==> flow/design.v (excerpt) <==
module Cfu (
    input               cmd_valid,
    output              cmd_ready,
    input      [9:0]    cmd_payload_function_id,
    input      [31:0]   cmd_payload_inputs_0,
    input      [31:0]   cmd_payload_inputs_1,
    output reg          rsp_valid,
    input               rsp_ready,
    output reg [31:0]   rsp_payload_outputs_0,
    input               reset,
    input               clk
);
Settings: LEC_CHECK=0, ABC_AREA=1, CAP_MARGIN=20, CORE_MARGIN=4, CORE_UTILIZATION=40, CTS_CLUSTER_DIAMETER=345, CTS_CLUSTER_SIZE=84, GPL_ROUTABILITY_DRIVEN=1, MIN_ROUTING_LAYER=met1, PLACE_DENSITY_LB_ADDON=0.04, SLEW_MARGIN=0; clock period 14.3 ns.
run.sh (not shown) runs the stock make flow with config.mk's settings and CLKGATE_MAP_FILE=.
Edit:
==> flow/config.mk (replaced) <==
export PLATFORM = sky130hd
export DESIGN_NAME = Cfu
export DESIGN_NICKNAME = Cfu
export VERILOG_FILES = /design/flow/design.v
export SDC_FILE = /design/flow/constraint.sdc
export NUM_CORES = 4
export LEC_CHECK = 0
export CAP_MARGIN = 20
export CORE_MARGIN = 2
export CORE_UTILIZATION = 72
export CTS_CLUSTER_SIZE = 40
export PLACE_DENSITY = 0.66
export SLEW_MARGIN = 20
==> flow/constraint.sdc (replaced) <==
create_clock -name core_clock -period 9.19 [get_ports {clk}]
set_input_delay 1.8380 -clock core_clock [delete_from_list [all_inputs] [get_ports {clk}]]
set_output_delay 1.8380 -clock core_clock [all_outputs]
set_load 0.01 [all_outputs]
This time the run aborted during 5_1_grt, error GRT-0232.
Synthesized cell count is lower by about 24%.
Die area is lower by about 50%.
Area after synthesis is lower by about 8%.
Edit:
--- a/flow/config.mk
+++ b/flow/config.mk
@@ -10,3 +10 @@
-export CORE_UTILIZATION = 72
-export CTS_CLUSTER_SIZE = 40
-export PLACE_DENSITY = 0.66
+export CORE_UTILIZATION = 40
==> flow/constraint.sdc (replaced) <==
create_clock -name core_clock -period 12.0 [get_ports {clk}]
set_input_delay 2.4000 -clock core_clock [delete_from_list [all_inputs] [get_ports {clk}]]
set_output_delay 2.4000 -clock core_clock [all_outputs]
set_load 0.01 [all_outputs]
With this change the flow passed the timing, DRC and antenna checks.
Die area went up by 77%.
Synthesized area stays the same.
Synthesized cell count does not change.
Edit:
--- a/flow/config.mk
+++ b/flow/config.mk
@@ -8,0 +9 @@
+export CELL_PAD_IN_SITES_DETAIL_PLACEMENT = 1
@@ -10 +11,6 @@
-export CORE_UTILIZATION = 40
+export CORE_UTILIZATION = 22
+export CTS_CLUSTER_SIZE = 98
+export GPL_TIMING_DRIVEN = 1
+export HOLD_SLACK_MARGIN = 0.23
+export MAX_ROUTING_LAYER = met5
+export MIN_ROUTING_LAYER = met2
Outcome: The changed run passed the timing, DRC and antenna checks; die size climbs by 80%; wire length climbs by 32%; synthesized cell count does not change.
Edit:
==> flow/config.mk (replaced) <==
export PLATFORM = sky130hd
export DESIGN_NAME = Cfu
export DESIGN_NICKNAME = Cfu
export VERILOG_FILES = /design/flow/design.v
export SDC_FILE = /design/flow/constraint.sdc
export NUM_CORES = 4
export LEC_CHECK = 0
export ABC_AREA = 1
export CAP_MARGIN = 20
export CELL_PAD_IN_SITES_DETAIL_PLACEMENT = 2
export CORE_MARGIN = 2
export CORE_UTILIZATION = 44
export MAX_ROUTING_LAYER = met5
export SETUP_SLACK_MARGIN = -0.59
export SLEW_MARGIN = 20
export TNS_END_PERCENT = 85
The changed run completed, yet does not pass: negative setup slack.
Global-route usage goes up by 23 points.
Core utilization goes up by 23 points.
Setup slack got worse by 0.76 ns.
Worst hold slack improved by 0.0069 ns.
Synthesized area goes up by 8.4%.
Clock-buffer cell count goes down by 1.
Edit:
==> flow/config.mk (replaced) <==
export PLATFORM = sky130hd
export DESIGN_NAME = Cfu
export DESIGN_NICKNAME = Cfu
export VERILOG_FILES = /design/flow/design.v
export SDC_FILE = /design/flow/constraint.sdc
export NUM_CORES = 4
export LEC_CHECK = 0
export CAP_MARGIN = 20
export CORE_MARGIN = 2
export CORE_UTILIZATION = 40
export GPL_TIMING_DRIVEN = 0
export HOLD_SLACK_MARGIN = 0.23
export MAX_ROUTING_LAYER = met4
export SLEW_MARGIN = 20
Effect: The changed run passed the timing, DRC and antenna checks; final area decreases by 5.7%; sequential share of layout area increases by 0.24 points; core utilization decreases by 3.8 points.


Starting RTL as in the previous note.
==> flow/config.mk <==
export PLATFORM = sky130hd
export DESIGN_NAME = Cfu
export DESIGN_NICKNAME = Cfu
export VERILOG_FILES = /design/flow/design.v
export SDC_FILE = /design/flow/constraint.sdc
export NUM_CORES = 4
export LEC_CHECK = 0
export CAP_MARGIN = 20
export CORE_MARGIN = 2
export CORE_UTILIZATION = 41
export SLEW_MARGIN = 20
==> flow/constraint.sdc <==
create_clock -name core_clock -period 11.6 [get_ports {clk}]
set_input_delay 2.3200 -clock core_clock [delete_from_list [all_inputs] [get_ports {clk}]]
set_output_delay 2.3200 -clock core_clock [all_outputs]
set_load 0.01 [all_outputs]
The baseline completed without violations.
Change:
CORE_UTILIZATION = 40   (was 41)
After rerunning:
- The changed run finished with timing, DRC and antenna clean
- via count came out higher slightly
- first-iteration DRC count went down by roughly a tenth
- register-to-register slack got worse by 80 ps
- setup slack is better by 46 ps
Change:
CORE_UTILIZATION = 66   (was 40)
CTS_CLUSTER_DIAMETER = 27   (was not set)
clock period = 9.86 ns   (was 11.6 ns; I/O delays follow)
The changed run finished but failed the layout checks on negative setup slack.
Sequential cell count does not change.
Final area grows by 13%.
Area after synthesis is unchanged.
First-iteration DRC count grows by 64%.
Worst setup slack gets worse by 870 ps.
Via count grows by 18%.
Hold slack gets worse by 5.2 ps.
Count of clock-buffer cells in the layout shrinks by 1.
Synthesized cell count is unchanged.
Change:
CORE_UTILIZATION = 72   (was 66)
CTS_CLUSTER_SIZE = 80   (was not set)
HOLD_SLACK_MARGIN = -0.1   (was not set)
PLACE_DENSITY = 0.37   (was not set)
TNS_END_PERCENT = 5   (was not set)
Outcome: The new run finished but fails on negative setup slack. Worst setup slack improves by 79 ps. Design area decreases by 4.3%. Hold slack improves by 8.0 ps. Die size decreases by 8.1%. Critical path depth decreases by 3. Sequential share of layout area increases by 0.17 points. Global-route usage increases by 5.3 points.
Change:
CTS_CLUSTER_SIZE = 24   (was 80)
HOLD_SLACK_MARGIN = not set   (was -0.1)
PLACE_DENSITY = not set   (was 0.37)
PLACE_DENSITY_LB_ADDON = 0.19   (was not set)
TNS_END_PERCENT = not set   (was 5)
Effect: The changed run completed, yet does not pass: negative setup slack. Die area does not change. Synthesized cell count stays the same. Wire length climbs by 43%. Design area goes up by 2.6%.


job 101:
Starting RTL as in the previous note.
==> flow/config.mk <==
export PLATFORM = sky130hd
export DESIGN_NAME = Cfu
export DESIGN_NICKNAME = Cfu
export VERILOG_FILES = /design/flow/design.v
export SDC_FILE = /design/flow/constraint.sdc
export NUM_CORES = 4
export LEC_CHECK = 0
export CAP_MARGIN = 20
export CORE_MARGIN = 2
export CORE_UTILIZATION = 72
export CTS_CLUSTER_DIAMETER = 388
export PLACE_DENSITY = 0.36
export SLEW_MARGIN = 20
==> flow/constraint.sdc <==
create_clock -name core_clock -period 5.45 [get_ports {clk}]
set_input_delay 1.0900 -clock core_clock [delete_from_list [all_inputs] [get_ports {clk}]]
set_output_delay 1.0900 -clock core_clock [all_outputs]
set_load 0.01 [all_outputs]
For job 101, the flow was terminated by a tool error in 5_1_grt and produced no final design.
For job 102, these inputs were changed with respect to job 101:
- an added HOLD_SLACK_MARGIN of 0.3
- an added CTS_CLUSTER_SIZE of 10
- an added TNS_END_PERCENT of 5
[summary]
From the logs: job 102 reached the end of the flow and failed the layout checks with setup timing. ~same cell count in the Yosys report in job 102 and job 101. Number of different library cells in the post-synthesis netlist: job 102 vs job 101 identical. Vertical extent of the die of job 102 is on par with job 101. Per the comparison of job 102 with job 101, worst setup timing slack at the placement stage now sits lower; placed cell area shrank by about 1.4%; area of the synthesized netlist per yosys stat roughly the same. Side by side, final weighted congestion in routability-driven placement turned out lower in job 102 than in job 101.


## red
Starting RTL as in the previous note.
clock: 12.0 ns
lec_check: 0
cap_margin: 0
core_aspect_ratio: 0.5
core_margin: 2
core_utilization: 25
cts_cluster_diameter: 292
cts_cluster_size: 99
place_density: 0.81
setup_slack_margin: -0.58
slew_margin: 20
The inputs of blue differ from those of red as listed below.
# red
export LEC_CHECK = 0
export CAP_MARGIN = 0
export CORE_ASPECT_RATIO = 0.5
export CORE_MARGIN = 2
export CORE_UTILIZATION = 25
export CTS_CLUSTER_DIAMETER = 292
export CTS_CLUSTER_SIZE = 99
export PLACE_DENSITY = 0.81
export SETUP_SLACK_MARGIN = -0.58
export SLEW_MARGIN = 20
create_clock -name core_clock -period 12.0 [get_ports {clk}]
# blue
export LEC_CHECK = 0
export CAP_MARGIN = 20
export CORE_ASPECT_RATIO = 1.26
export CORE_MARGIN = 2
export CORE_UTILIZATION = 33
export GPL_ROUTABILITY_DRIVEN = 0
export SETUP_SLACK_MARGIN = -1.13
export SLEW_MARGIN = 5
export TNS_END_PERCENT = 15
create_clock -name core_clock -period 12.0 [get_ports {clk}]
[summary]
For red and blue, there was not a single run that failed to finish clean.
Diff red -> blue: maximum fanout encountered on the critical timing path picked up an extra 9, post-layout instance area lost 300 um^2, final period demand of the worst path lost 0.20 ns.
The combinational fraction of the cell area reported for blue is greater than that of red by 1.3 points.
Launch point of the critical path = cmd_payload_inputs_0[29]: red; launch point of the critical path = cmd_payload_inputs_1[27]: blue
blue against red: total routed wirelength ~0 delta; fmax +1.5 MHz.
Inputs modified between blue and green:
# blue
export LEC_CHECK = 0
export CAP_MARGIN = 20
export CORE_ASPECT_RATIO = 1.26
export CORE_MARGIN = 2
export CORE_UTILIZATION = 33
export GPL_ROUTABILITY_DRIVEN = 0
export SETUP_SLACK_MARGIN = -1.13
export SLEW_MARGIN = 5
export TNS_END_PERCENT = 15
create_clock -name core_clock -period 12.0 [get_ports {clk}]
# green
export LEC_CHECK = 0
export CAP_MARGIN = 20
export CORE_MARGIN = 2
export CORE_UTILIZATION = 42
export MAX_ROUTING_LAYER = met4
export SLEW_MARGIN = 20
create_clock -name core_clock -period 12.0 [get_ports {clk}]
Notes after the runs:
green: no failed stages, no open violations at the end
Of green and blue, green shows the lower number of global-route vias before repair, with blue above it.
blue was larger in final cell area than green.
Compared with blue, green shows a lower post-route worst setup slack.
Edits applied to the flow inputs when going from green to orange:
# green
export LEC_CHECK = 0
export CAP_MARGIN = 20
export CORE_MARGIN = 2
export CORE_UTILIZATION = 42
export MAX_ROUTING_LAYER = met4
export SLEW_MARGIN = 20
create_clock -name core_clock -period 12.0 [get_ports {clk}]
# orange
export LEC_CHECK = 0
export CAP_MARGIN = 20
export CORE_MARGIN = 2
export CORE_UTILIZATION = 25
export CTS_CLUSTER_DIAMETER = 292
export CTS_CLUSTER_SIZE = 99
export PLACE_DENSITY = 0.81
export SETUP_SLACK_MARGIN = -0.58
export SLEW_MARGIN = 20
create_clock -name core_clock -period 12.0 [get_ports {clk}]
--- outcome ---
- Cell area (higher): orange
- Diff green..orange | number of flops mapped to enable cells by yosys | negligible
- orange vs green: global router's overall resource usage down
- orange against green: utilization went down 19 points, pin count of the biggest net entering global routing held.
